==> flow/design.v (excerpt) <==
module ARMProcessor(
	input clk,
	input reset,
	output[31:0] pc,
	input[31:0] inst,
	input nIRQ,
	output[3:0] be,
	output[31:0] memaddr,
	output memwrite,
	output memread,
	output[31:0] writedata,
	input[31:0] readdata
	);
	assign pc = pctmp;
	assign be = 4'b1111;  
	wire[3:0] ReadAddr1, ReadAddr2, WriteAddr;
	wire[31:0] ReadData1, ReadData2, ReadData3;
	wire[31:0] Result, ExtImm, SrcB, ALUResult, PCPlus4, PCBranch, pctmp;
	wire[3:0] ALUOp, ALUFlags;
	wire[1:0] RegSrc, ImmSrc;
	wire PCSrc, RegWrite, MemWrite, MemtoReg, ALUSrc, Svalue;
	wire[31:0] NextPC;
	assign ReadAddr1 = inst[19:16];
	assign ReadAddr2 = inst[3:0];
	assign WriteAddr = inst[15:12];
	assign memaddr = ALUResult;
	assign memwrite = MemWrite;
	assign memread = 'b1;
	assign writedata = ReadData3;
	assign SrcB = (ALUSrc == 1'b0) ? ReadData2 : ExtImm;
	assign Result = (MemtoReg == 1'b0) ? ALUResult : readdata;
	assign PCPlus4 = pctmp + 32'd4;
  ...
Settings: LEC_CHECK=0, ABC_AREA=1, CAP_MARGIN=35, CELL_PAD_IN_SITES_DETAIL_PLACEMENT=0, CORE_ASPECT_RATIO=1.17, CORE_MARGIN=5, CORE_UTILIZATION=56, CTS_CLUSTER_DIAMETER=363, CTS_CLUSTER_SIZE=22, GPL_ROUTABILITY_DRIVEN=1, HOLD_SLACK_MARGIN=0.06, MAX_ROUTING_LAYER=met4, MIN_ROUTING_LAYER=met2, PLACE_DENSITY_LB_ADDON=0.07, SLEW_MARGIN=5; clock period 10.2 ns.
run.sh (not shown) runs the stock make flow with config.mk's settings and CLKGATE_MAP_FILE=.
The first run did not get past 5_1_grt with GRT-0116.
Next try:
ABC_AREA = not set   (was 1)
CAP_MARGIN = 20   (was 35)
CELL_PAD_IN_SITES_DETAIL_PLACEMENT = not set   (was 0)
CORE_ASPECT_RATIO = not set   (was 1.17)
CORE_MARGIN = 2   (was 5)
CORE_UTILIZATION = 68   (was 56)
CTS_CLUSTER_DIAMETER = not set   (was 363)
CTS_CLUSTER_SIZE = not set   (was 22)
GPL_ROUTABILITY_DRIVEN = not set   (was 1)
HOLD_SLACK_MARGIN = not set   (was 0.06)
MAX_ROUTING_LAYER = not set   (was met4)
MIN_ROUTING_LAYER = not set   (was met2)
PLACE_DENSITY_LB_ADDON = not set   (was 0.07)
SETUP_SLACK_MARGIN = 2.5   (was not set)
SLEW_MARGIN = 20   (was 5)
clock period = 7.74 ns   (was 10.2 ns; I/O delays follow)
Effect:
- The new run never finished: it broke off in 5_1_grt
- die size goes down by 25%
- area after synthesis goes down by 4.8%
- synthesized cell count goes down by 39%


## run a
Starting RTL as in the previous note.
Settings: LEC_CHECK=0, CAP_MARGIN=20, CORE_MARGIN=2, CORE_UTILIZATION=58, CTS_CLUSTER_SIZE=37, SETUP_SLACK_MARGIN=-0.44, SLEW_MARGIN=20, TNS_END_PERCENT=5; clock period 4.42 ns.
Stage in which a tool error killed run a: 5_1_grt.
Modified inputs, run b compared to run a
--- a/flow/config.mk
+++ b/flow/config.mk
@@ -7,8 +7,7 @@
 export LEC_CHECK = 0
+export ABC_AREA = 1
 export CAP_MARGIN = 20
 export CORE_MARGIN = 2
-export CORE_UTILIZATION = 58
-export CTS_CLUSTER_SIZE = 37
-export SETUP_SLACK_MARGIN = -0.44
+export CORE_UTILIZATION = 68
+export CTS_CLUSTER_SIZE = 74
 export SLEW_MARGIN = 20
-export TNS_END_PERCENT = 5
==> flow/constraint.sdc <==
create_clock -name core_clock -period 4.34 [get_ports {clk}]
set_input_delay 0.8680 -clock core_clock [delete_from_list [all_inputs] [get_ports {clk}]]
set_output_delay 0.8680 -clock core_clock [all_outputs]
set_load 0.01 [all_outputs]
Findings:
Flow for run b halted at 4_1_cts, error code DPL-0033.
[compare] base=run a new=run b: total placed cells including tap cells increased 2,251; standard-cell row count -5.3%; number of I/O pins about even; die area shrank by 7200 sq um.
Post-synthesis cell type count, run b and run a, lower one = run b.
Summary — core utilization before placement, run b relative to run a: higher, by 10 points.
Mapped cell area: higher on run b
Looking only at number of cells produced by synthesis, and setting everything else aside, the lower value of run b and run a goes to run a.
Relative to run a, part of the Yosys area used for sequential elements has decreased by 1.9 points in run b.
Summary: with run a as the reference, horizontal extent of the die in run b moved down by a few percent.
Going from run a to run b, the area of the synthesized netlist per yosys stat was found to have gone up by 2000 sq um.


ARMProcessor again, from the RTL that the note above started with.
clock: 4.34 ns
lec_check: 0
abc_area: 1
cap_margin: 20
core_margin: 2
core_utilization: 72
cts_cluster_size: 74
place_density: 0.91
setup_slack_margin: 1.12
slew_margin: 20
The first run stopped in clock tree synthesis.
Then changed:
- ABC_AREA: 1 -> unset
- CORE_UTILIZATION: 72 -> 58
- CTS_CLUSTER_SIZE: 74 -> 37
- PLACE_DENSITY: 0.91 -> unset
- SETUP_SLACK_MARGIN: 1.12 -> unset
- TNS_END_PERCENT: unset -> 5
- clock period: 4.34 -> 4.42 ns (I/O delays scaled with it)
Now the flow finished with negative setup slack left.
Synthesized area drops by 4.8%.
Synthesized cell count drops by 39%.
Die size climbs by 18%.
Then changed:
- ABC_AREA: unset -> 1
- CORE_UTILIZATION: 58 -> 72
- CTS_CLUSTER_SIZE: 37 -> 74
- PLACE_DENSITY: unset -> 0.35
- SETUP_SLACK_MARGIN: unset -> 1.12
- TNS_END_PERCENT: 5 -> unset
- clock period: 4.42 -> 4.34 ns (I/O delays scaled with it)
- Now the flow did not get past clock tree synthesis with DPL-0038
- die size is lower by 15%
- synthesized cell count climbs by 63%
- area after synthesis is higher by 5.0%
Then changed:
- CTS_CLUSTER_DIAMETER: unset -> 400
- CTS_CLUSTER_SIZE: 74 -> 100
- PLACE_DENSITY: 0.35 -> 0.42
- SETUP_SLACK_MARGIN: 1.12 -> unset
- clock period: 4.34 -> 4.91 ns (I/O delays scaled with it)
This time the run did not get past global routing; synthesized cell count is unchanged; die area stays the same; area after synthesis is unchanged.
Then changed:
- ABC_AREA: 1 -> unset
- CORE_UTILIZATION: 72 -> 40
- CTS_CLUSTER_DIAMETER: 400 -> 97
- CTS_CLUSTER_SIZE: 100 -> unset
- MAX_ROUTING_LAYER: unset -> met4
- PLACE_DENSITY: 0.42 -> unset
- clock period: 4.91 -> 9.0 ns (I/O delays scaled with it)
- This time the run finished with timing, DRC and antenna clean
- area after synthesis came out lower by 4.8%
- die size rises by 70%
- synthesized cell count is lower by 39%
Then changed:
- CORE_UTILIZATION: 40 -> 66
- CTS_CLUSTER_DIAMETER: 97 -> 42
- CTS_CLUSTER_SIZE: unset -> 41
- SETUP_SLACK_MARGIN: unset -> -0.33
- clock period: 9.0 -> 6.14 ns (I/O delays scaled with it)
With this change the flow died in global routing.
Area after synthesis stays the same.
Die area is lower by well over a third.
Synthesized cell count does not change.


Setup of 04-02:
The RTL this note starts from:
==> flow/design.v <==
module ALU(
	input[31:0] SrcA,
	input[31:0] SrcB,
	input[3:0] ALUOp,
	output reg[31:0] ALUResult,
	output reg[3:0] ALUFlags
	);
	always @ (*)
	begin
		ALUFlags = 4'b0000;
		if(SrcA == SrcB)
			ALUFlags[2] = 1'b1;
		case(ALUOp)
			4'b0010:
			begin
				ALUResult = SrcA - SrcB;
			end
			4'b0100:
			begin
				ALUResult = SrcA + SrcB;
			end
			4'b1010:
			begin
				ALUResult = SrcA - SrcB;
			end
			4'b1101:
			begin
				ALUResult = SrcB;
			end
			default:
			begin
				ALUResult = 32'h00000000;
			end
		endcase
	end
endmodule
module Extend(  
	input[23:0] in,
	input[1:0] ImmSrc,
	output reg[31:0] ExtImm
	);
	integer i;
	always @ (*)
	begin
		case(ImmSrc  )
		  2'b00:
		begin
			ExtImm[7:0] = in[7:0];
			for(i=8; i<32; i=i+1)
				ExtImm[i] = in[7];
		end
		  2'b01:
		begin
			ExtImm[11:0] = in[11:0];
			for(i=12; i<32; i=i+1)
				ExtImm[i] = 'b0;
		end
		  2'b10:
		begin
			ExtImm[1:0] = 2'b00;
			ExtImm[25:2] = in[23:0];
			for(i=26; i<32; i=i+1)
				ExtImm[i] = in[23];
		end
		default:
			ExtImm = 'h00000000;
		endcase
	end
endmodule
module RegisterFile(
	input clk, 
	input reset, 
	input we,
	input[1:0] RegSrc,
	input[3:0] addr1,
	input[3:0] addr2,
	input[3:0] addr3,
	input[3:0] waddr,
	input[31:0] wdata,
	input[31:0] pcin,
	output reg[31:0] data1,
	output reg[31:0] data2,
	output reg[31:0] data3,
	output[31:0] pcout
	);
	reg[31:0] registers[15:0];
	integer idx;
	assign pcout = registers[15];
	always @ (posedge clk)
	begin
		if (reset)
		begin
			for(idx=0; idx<=15; idx=idx+1) begin
				registers[idx] <= 'h00000000;
			end
		end
		else  
		begin
			if(  we)
			begin
				if(RegSrc[0] != 1'b1)
					registers[waddr] <= wdata;
				else
					registers[14] <= registers[15] + 'd4;
			end
			if(  waddr != 4'b1111 || RegSrc[0] == 1'b1 || we == 1'b0)
				registers[15] <= pcin;
		end
	end
	always @ (*)
	begin
		begin
			if(  addr1 == 15)
			begin
				data1 = registers[15] + 32'd8;
			end
			else
			begin
				data1 = registers[addr1];
			end
			if(  addr2 == 15)
			begin
				data2 = registers[15] + 32'd8;
			end
			else
			begin
				if (  RegSrc[1] == 1'b0)
					data2 = registers[addr2];
				else
					data2 = registers[waddr];
			end
			if(  addr3 == 15)
			begin
				data3 = registers[15] + 32'd8;
			end
			else
			begin
				data3 = registers[addr3];
			end
		end
	end
endmodule
module Decoder (
	input[1:0] op,
	input[5:0] funct,
	output reg MemtoReg,
	output reg ALUSrc,
	output reg[1:0] ImmSrc,
	output reg[1:0] RegSrc,
	output reg[3:0] ALUOp,
	output reg Svalue
	);
	always @(*)
	begin
		case (op)
			2'b00:
			begin
				MemtoReg = 1'b0;
				ALUOp = funct[4:1];
				Svalue = funct[0];
				if(funct[5] == 1'b1)
				begin
					ALUSrc = 1'b1;
					ImmSrc = 2'b00;  
					RegSrc = 2'b00;
				end
				else
				begin
					ALUSrc = 1'b0;
					ImmSrc = 2'b00;
					RegSrc = 2'b00;
				end
			end
			2'b01:
			begin
				MemtoReg = 1'b1;
				ALUOp = (funct[3] == 1'b1) ? 4'b0100 : 4'b0010;
				Svalue = 1'b0;
				if(funct[5] == 1'b0)
				begin
					ALUSrc = 1'b1;
					ImmSrc = 2'b01;
					RegSrc = 2'b00;
				end
				else 
				begin
					ALUSrc = 1'b0;
					ImmSrc = 2'b01;
					RegSrc = 2'b00;				
				end
			end
			2'b10:
			begin
				MemtoReg = 1'b0;
				ALUOp = 4'b0100;
				Svalue = 1'b0;
				ALUSrc = 1'b1;
				ImmSrc = 2'b10;
				RegSrc = 2'b01;
			end
			default:
			begin
				MemtoReg = 1'b0;
				ALUOp = 4'b0000;
				Svalue = 1'b0;
				ALUSrc = 1'b0;
				ImmSrc = 2'b00;
				RegSrc = 2'b00;
			end
		endcase
	end
endmodule
module ConditionalLogic (
	input clk,
	input reset,
	input[1:0] op,
	input[5:0] funct,
	input[3:0] cond,
	input[3:0] ALUFlags,
	output reg PCSrc,
	output reg RegWrite,
	output reg MemWrite
	);
	reg condEx;
	reg Zero;
	always @(posedge clk)
	begin
		if (reset)
			Zero <= 1'b0;
		else if (op == 2'b00 && funct[4:1] == 4'b1010 && condEx == 1'b1)
			Zero <= ALUFlags[2];
	end
	always @(*)
	begin
		case(cond)
			4'b0000: condEx = (Zero == 1'b1) ? 1'b1 : 1'b0;
			4'b0001: condEx = (Zero == 1'b0) ? 1'b1 : 1'b0;
			default: condEx = 1'b1;
		endcase
	end
	always @(*)
	begin
		case(op)
			2'b00: 
			begin
				PCSrc = 1'b0;
				MemWrite = 1'b0;
				if(condEx == 1'b1)
					RegWrite = (funct[4:1] == 4'b0010 || funct[4:1] == 4'b0100 || funct[4:1] == 4'b1101) ? 1'b1 : 1'b0;
				else
					RegWrite = 1'b0;
			end
			2'b01:
			begin
				PCSrc = 1'b0;
				if(condEx == 1'b1)
				begin
					MemWrite = ~funct[0];
					RegWrite = funct[0];
				end
				else
				begin
					MemWrite = 1'b0;
					RegWrite = 1'b0;
				end
			end
			2'b10:
			begin
				MemWrite = 1'b0;
				if(condEx == 1'b1)
				begin
					PCSrc = 1'b1;
					RegWrite = (funct[4] == 1'b1) ? 1'b1 : 1'b0;
				end
				else
				begin
					PCSrc = 1'b0;
					RegWrite = 1'b0;
				end
			end
			default:
			begin
				PCSrc = 1'b0;
				MemWrite = 1'b0;
				RegWrite = 1'b0;
			end
		endcase
	end
endmodule
module ControlUnit(
	input clk,
	input reset,
	input[3:0] ALUFlags,
	input[3:0] cond,
	input[1:0] op,
	input[5:0] funct,
	output[3:0] ALUOp,
	output[1:0] ImmSrc,
	output[1:0] RegSrc,
	output PCSrc,
	output RegWrite,
	output MemWrite,
	output MemtoReg,
	output ALUSrc,
	output Svalue
	);
	Decoder _decoder(
		.op			(op),
		.funct		(funct),
		.MemtoReg	(MemtoReg),
		.ALUSrc		(ALUSrc),
		.ImmSrc		(ImmSrc),
		.RegSrc		(RegSrc),
		.ALUOp 		(ALUOp),
		.Svalue		(Svalue));
	ConditionalLogic _conditional(
		.clk		(clk),
		.reset		(reset),
		.op			(op),
		.funct		(funct),
		.cond		(cond),
		.ALUFlags	(ALUFlags),
		.PCSrc		(PCSrc),
		.RegWrite	(RegWrite),
		.MemWrite	(MemWrite));
endmodule
module ARMProcessor(
	input clk,
	input reset,
	output[31:0] pc,
	input[31:0] inst,
	input nIRQ,
	output[3:0] be,
	output[31:0] memaddr,
	output memwrite,
	output memread,
	output[31:0] writedata,
	input[31:0] readdata
	);
	assign pc = pctmp;
	assign be = 4'b1111;  
	wire[3:0] ReadAddr1, ReadAddr2, WriteAddr;
	wire[31:0] ReadData1, ReadData2, ReadData3;
	wire[31:0] Result, ExtImm, SrcB, ALUResult, PCPlus4, PCBranch, pctmp;
	wire[3:0] ALUOp, ALUFlags;
	wire[1:0] RegSrc, ImmSrc;
	wire PCSrc, RegWrite, MemWrite, MemtoReg, ALUSrc, Svalue;
	wire[31:0] NextPC;
	assign ReadAddr1 = inst[19:16];
	assign ReadAddr2 = inst[3:0];
	assign WriteAddr = inst[15:12];
	assign memaddr = ALUResult;
	assign memwrite = MemWrite;
	assign memread = 'b1;
	assign writedata = ReadData3;
	assign SrcB = (ALUSrc == 1'b0) ? ReadData2 : ExtImm;
	assign Result = (MemtoReg == 1'b0) ? ALUResult : readdata;
	assign PCPlus4 = pctmp + 32'd4;
	assign PCBranch = pctmp + ExtImm + 32'd8;
	assign NextPC = (PCSrc == 1'b0) ? PCPlus4 : PCBranch;
	ControlUnit _ControlUnit(
			.clk(clk),
			.reset(reset),
			.ALUFlags(ALUFlags), 
			.cond(inst[31:28]), 
			.op(inst[27:26]), 
			.funct(inst[25:20]), 
			.ALUOp(ALUOp), 
			.ImmSrc(ImmSrc), 
			.RegSrc(RegSrc),  
			.PCSrc(PCSrc), 
			.RegWrite(RegWrite), 
			.MemWrite(MemWrite), 
			.MemtoReg(MemtoReg), 
			.ALUSrc(ALUSrc), 
			.Svalue(Svalue)
	);
	RegisterFile _RegisterFile( 
			.clk(clk), 
			.reset(reset), 
			.we(RegWrite), 
			.RegSrc(RegSrc), 
			.addr1(ReadAddr1), 
			.addr2(ReadAddr2), 
			.addr3(WriteAddr),
			.waddr(WriteAddr), 
			.wdata(Result), 
			.pcin(NextPC), 
			.data1(ReadData1), 
			.data2(ReadData2), 
			.data3(ReadData3), 
			.pcout(pctmp)
	);
	Extend _Extend( 
		.in(inst[23:0]), 
		.ImmSrc(ImmSrc), 
		.ExtImm(ExtImm) 
	);
	ALU _ALU( 
		.SrcA(ReadData1), 
		.SrcB(SrcB), 
		.ALUOp(ALUOp), 
		.ALUFlags(ALUFlags), 
		.ALUResult(ALUResult) 
	); 
endmodule
Settings: LEC_CHECK=0, CAP_MARGIN=20, CORE_MARGIN=2, CORE_UTILIZATION=46, SETUP_SLACK_MARGIN=1.14, SLEW_MARGIN=20; clock period 4.42 ns.
The layout from 04-02, despite a flow that completed every stage, fails the layout checks, with the failing checks listed as negative setup slack.
Changes in 06-21 relative to 04-02:
Settings: CORE_UTILIZATION now 53, was 46; SETUP_SLACK_MARGIN now 2.5, was 1.14; the clock period (ns, I/O delays scaled along) now 7.95, was 4.42.
==> comparison <==
- 06-21: full flow OK, the timing, DRC and antenna checks passed
- Against 04-02, 06-21 reports a power per cell area that is lower.
- On number of antenna violations at the first check in global routing: 06-21 sits above 04-02.
- 06-21 -> 04-02: total of max-cap violations delta 0, exact match
- Per the comparison of 06-21 with 04-02, met1 usage in global routing went up, total power -49%, number of top-level design ports flat.
- Diff 04-02..06-21 | worst path buffer plus inverter count | unchanged
- Routed wire in 06-21 totals less than in 04-02.
- Taking 04-02 as the reference, in 06-21 final standard cell area without fillers now sits lower, relative contribution of combinational cells to total power now sits lower, share of synthesized area occupied by flip-flops and latches now sits at about the same level.
- Of the two values seen for critical setup path kind, in -> out was produced by 06-21 and reg -> out by 04-02.
No activity file was given, so power comes from the tool's default toggle rates.
